==> flow/design.v <==
module vedic_2x2 (
    input  [1:0] a,
    input  [1:0] b,
    output [3:0] product
);
    wire [3:0] partial;
    wire c1, c2;
    assign partial[0] = a[0] & b[0];
    assign partial[1] = a[1] & b[0];
    assign partial[2] = a[0] & b[1];
    assign partial[3] = a[1] & b[1];
    assign product[0] = partial[0];
    assign {c1, product[1]} = partial[1] + partial[2];
    assign {c2, product[2]} = partial[3] + c1;
    assign product[3] = c2;
endmodule
module vedic_mult #(
    parameter WIDTH = 8
)(
    input  [WIDTH-1:0] a,
    input  [WIDTH-1:0] b,
    output [2*WIDTH-1:0] product
);
    generate
        if (WIDTH == 2) begin : base_case
            vedic_2x2 v2x2 (
                .a(a),
                .b(b),
                .product(product)
            );
        end else begin : recursive_case
            localparam HALF_WIDTH = WIDTH / 2;
            wire [WIDTH-1:0] q0, q1, q2, q3;
            wire [2*WIDTH-1:0] aligned_q0, aligned_q1, aligned_q2, aligned_q3;
            wire [2*WIDTH-1:0] temp1, temp2;
            vedic_mult #(HALF_WIDTH) m0 (
                .a(a[HALF_WIDTH-1:0]),
                .b(b[HALF_WIDTH-1:0]),
                .product(q0)
            );
            vedic_mult #(HALF_WIDTH) m1 (
                .a(a[WIDTH-1:HALF_WIDTH]),
                .b(b[HALF_WIDTH-1:0]),
                .product(q1)
            );
            vedic_mult #(HALF_WIDTH) m2 (
                .a(a[HALF_WIDTH-1:0]),
                .b(b[WIDTH-1:HALF_WIDTH]),
                .product(q2)
            );
            vedic_mult #(HALF_WIDTH) m3 (
                .a(a[WIDTH-1:HALF_WIDTH]),
                .b(b[WIDTH-1:HALF_WIDTH]),
                .product(q3)
            );
            assign aligned_q0 = {{WIDTH{1'b0}}, q0};
            assign aligned_q1 = {{HALF_WIDTH{1'b0}}, q1, {HALF_WIDTH{1'b0}}};
            assign aligned_q2 = {{HALF_WIDTH{1'b0}}, q2, {HALF_WIDTH{1'b0}}};
            assign aligned_q3 = {q3, {WIDTH{1'b0}}};
            assign temp1 = aligned_q0 + aligned_q1;
            assign temp2 = temp1 + aligned_q2;
            assign product = temp2 + aligned_q3;
        end
    endgenerate
endmodule
module sigmoid_activation #(
    parameter WIDTH = 16,
    parameter FRAC_BITS = 11
)(
    input  signed [WIDTH-1:0] x,
    output [WIDTH-1:0] y
);
    localparam signed [WIDTH-1:0] NEG_THRESHOLD = -(4 << FRAC_BITS);
    localparam signed [WIDTH-1:0] POS_THRESHOLD = (4 << FRAC_BITS);
    localparam [WIDTH-1:0] ZERO_VAL = {WIDTH{1'b0}};
    localparam [WIDTH-1:0] HALF_VAL = (1 << (WIDTH-1));
    localparam [WIDTH-1:0] ONE_VAL  = {WIDTH{1'b1}};
    reg [WIDTH-1:0] y_reg;
    always @(*) begin
        if ($signed(x) < NEG_THRESHOLD)
            y_reg = ZERO_VAL;
        else if ($signed(x) > POS_THRESHOLD)
            y_reg = ONE_VAL;
        else
            y_reg = HALF_VAL + {{3{x[WIDTH-1]}}, x[WIDTH-1:3]};
    end
    assign y = y_reg;
endmodule
module mac_unit #(
    parameter DATA_WIDTH = 8,
    parameter ACCUM_WIDTH = 32,
    parameter OUTPUT_WIDTH = 16,
    parameter USE_SQRT_CSLA = 1,
    parameter ENABLE_ACTIVATION = 1,
    parameter FRAC_BITS = 11
)(
    input  clk,
    input  rst_n,
    input  enable,
    input  clear_acc,
    input  [DATA_WIDTH-1:0] input_data,
    input  [DATA_WIDTH-1:0] weight,
    output [OUTPUT_WIDTH-1:0] mac_out,
    output [OUTPUT_WIDTH-1:0] activated_out,
    output valid,
    output overflow
);
    localparam MULT_WIDTH = 2 * DATA_WIDTH;
    wire [MULT_WIDTH-1:0] mult_result;
    reg [ACCUM_WIDTH-1:0] accumulator;
    reg [ACCUM_WIDTH-1:0] next_acc;
    wire [ACCUM_WIDTH:0] acc_sum;
    reg overflow_reg;
    reg valid_reg;
    vedic_mult #(
        .WIDTH(DATA_WIDTH)
    ) multiplier (
        .a(input_data),
        .b(weight),
        .product(mult_result)
    );
    assign acc_sum = {1'b0, accumulator} + {{(ACCUM_WIDTH-MULT_WIDTH+1){1'b0}}, mult_result};
    always @(*) begin
        if (enable) begin
            if (clear_acc) begin
                next_acc = {{(ACCUM_WIDTH-MULT_WIDTH){1'b0}}, mult_result};
            end else begin
                next_acc = acc_sum[ACCUM_WIDTH-1:0];
            end
        end else if (clear_acc) begin
            next_acc = {ACCUM_WIDTH{1'b0}};
        end else begin
            next_acc = accumulator;
        end
    end
    always @(posedge clk or negedge rst_n) begin
        if (!rst_n)
            accumulator <= {ACCUM_WIDTH{1'b0}};
        else
            accumulator <= next_acc;
    end
    always @(posedge clk or negedge rst_n) begin
        if (!rst_n)
            overflow_reg <= 1'b0;
        else if (clear_acc)
            overflow_reg <= 1'b0;
        else if (enable && acc_sum[ACCUM_WIDTH])
            overflow_reg <= 1'b1;
    end
    assign overflow = overflow_reg;
    assign mac_out = accumulator[OUTPUT_WIDTH-1:0];
    generate
        if (ENABLE_ACTIVATION) begin : gen_activation
            sigmoid_activation #(
                .WIDTH(OUTPUT_WIDTH),
                .FRAC_BITS(FRAC_BITS)
            ) activation (
                .x(mac_out),
                .y(activated_out)
            );
        end else begin : no_activation
            assign activated_out = mac_out;
        end
    endgenerate
    always @(posedge clk or negedge rst_n) begin
        if (!rst_n)
            valid_reg <= 1'b0;
        else
            valid_reg <= enable;
    end
    assign valid = valid_reg;
endmodule
module mac_array #(
    parameter NUM_CHANNELS = 4,
    parameter DATA_WIDTH = 8,
    parameter ACCUM_WIDTH = 32,
    parameter OUTPUT_WIDTH = 16
)(
    input  clk,
    input  rst_n,
    input  [NUM_CHANNELS-1:0] enable,
    input  [NUM_CHANNELS-1:0] clear_acc,
    input  [DATA_WIDTH*NUM_CHANNELS-1:0] input_data,
    input  [DATA_WIDTH*NUM_CHANNELS-1:0] weight,
    output [OUTPUT_WIDTH*NUM_CHANNELS-1:0] mac_out,
    output [OUTPUT_WIDTH*NUM_CHANNELS-1:0] activated_out,
    output [NUM_CHANNELS-1:0] valid,
    output [NUM_CHANNELS-1:0] overflow
);
    genvar i;
    generate
        for (i = 0; i < NUM_CHANNELS; i = i + 1) begin : mac_channels
            mac_unit #(
                .DATA_WIDTH(DATA_WIDTH),
                .ACCUM_WIDTH(ACCUM_WIDTH),
                .OUTPUT_WIDTH(OUTPUT_WIDTH)
            ) mac_inst (
                .clk(clk),
                .rst_n(rst_n),
                .enable(enable[i]),
                .clear_acc(clear_acc[i]),
                .input_data(input_data[DATA_WIDTH*(i+1)-1:DATA_WIDTH*i]),
                .weight(weight[DATA_WIDTH*(i+1)-1:DATA_WIDTH*i]),
                .mac_out(mac_out[OUTPUT_WIDTH*(i+1)-1:OUTPUT_WIDTH*i]),
                .activated_out(activated_out[OUTPUT_WIDTH*(i+1)-1:OUTPUT_WIDTH*i]),
                .valid(valid[i]),
                .overflow(overflow[i])
            );
        end
    endgenerate
endmodule
==> flow/config.mk <==
export PLATFORM = sky130hd
export DESIGN_NAME = mac_array
export DESIGN_NICKNAME = mac_array
export VERILOG_FILES = /design/flow/design.v
export SDC_FILE = /design/flow/constraint.sdc
export NUM_CORES = 4
export LEC_CHECK = 0
export ABC_AREA = 0
export CAP_MARGIN = 20
export CORE_ASPECT_RATIO = 0.68
export CORE_MARGIN = 2
export CORE_UTILIZATION = 64
export CTS_CLUSTER_DIAMETER = 46
export GPL_ROUTABILITY_DRIVEN = 0
export GPL_TIMING_DRIVEN = 0
export HOLD_SLACK_MARGIN = 0.1
export MIN_ROUTING_LAYER = met1
export PLACE_DENSITY_LB_ADDON = 0.26
export SLEW_MARGIN = 5
==> flow/constraint.sdc <==
create_clock -name core_clock -period 13.3 [get_ports {clk}]
set_input_delay 2.6600 -clock core_clock [delete_from_list [all_inputs] [get_ports {clk}]]
set_output_delay 2.6600 -clock core_clock [all_outputs]
set_load 0.01 [all_outputs]
run.sh (not shown) runs the stock make flow with config.mk's settings and CLKGATE_MAP_FILE=.
The starting point finished with timing, DRC and antenna clean.
Edit:
ABC_AREA = unset   (was 0)
CORE_ASPECT_RATIO = unset   (was 0.68)
CORE_UTILIZATION = 58   (was 64)
CTS_CLUSTER_DIAMETER = unset   (was 46)
GPL_ROUTABILITY_DRIVEN = unset   (was 0)
GPL_TIMING_DRIVEN = unset   (was 0)
HOLD_SLACK_MARGIN = unset   (was 0.1)
MIN_ROUTING_LAYER = unset   (was met1)
PLACE_DENSITY_LB_ADDON = unset   (was 0.26)
SLEW_MARGIN = 20   (was 5)
clock period = 5.59 ns   (was 13.3 ns; I/O delays follow)
With this change the flow reached the layout checks and failed them: setup timing.
Sequential share of layout area drops by 3.1 points.
Die size increases by 10%.
Routed wire length climbs by 28%.
Clock power came out higher by 150%.
Edit:
CORE_UTILIZATION = 72   (was 58)
PLACE_DENSITY = 0.95   (was unset)
clock period = 7.57 ns   (was 5.59 ns; I/O delays follow)
This time the run stopped in global routing (5_1_grt) (GRT-0116).
Synthesized cell count is unchanged.
Die area fell by 19%.
Area after synthesis is unchanged.
Edit:
CORE_UTILIZATION = 58   (was 72)
PLACE_DENSITY = unset   (was 0.95)
TNS_END_PERCENT = 5   (was unset)
clock period = 6.31 ns   (was 7.57 ns; I/O delays follow)
With this change the flow finished with setup timing left.
Die area increases by a quarter to a third.
Synthesized cell count does not change.
Synthesized area does not change.
Edit:
CORE_UTILIZATION = 48   (was 58)
TNS_END_PERCENT = unset   (was 5)
clock period = 8.31 ns   (was 6.31 ns; I/O delays follow)
The new run finished with timing, DRC and antenna clean.
Final area is lower by 10%.
Sequential power is lower by 24%.
Non-clock buffer count is lower by 137.
Clock power is lower by 27%.
No activity file was given, so power comes from the tool's default toggle rates.
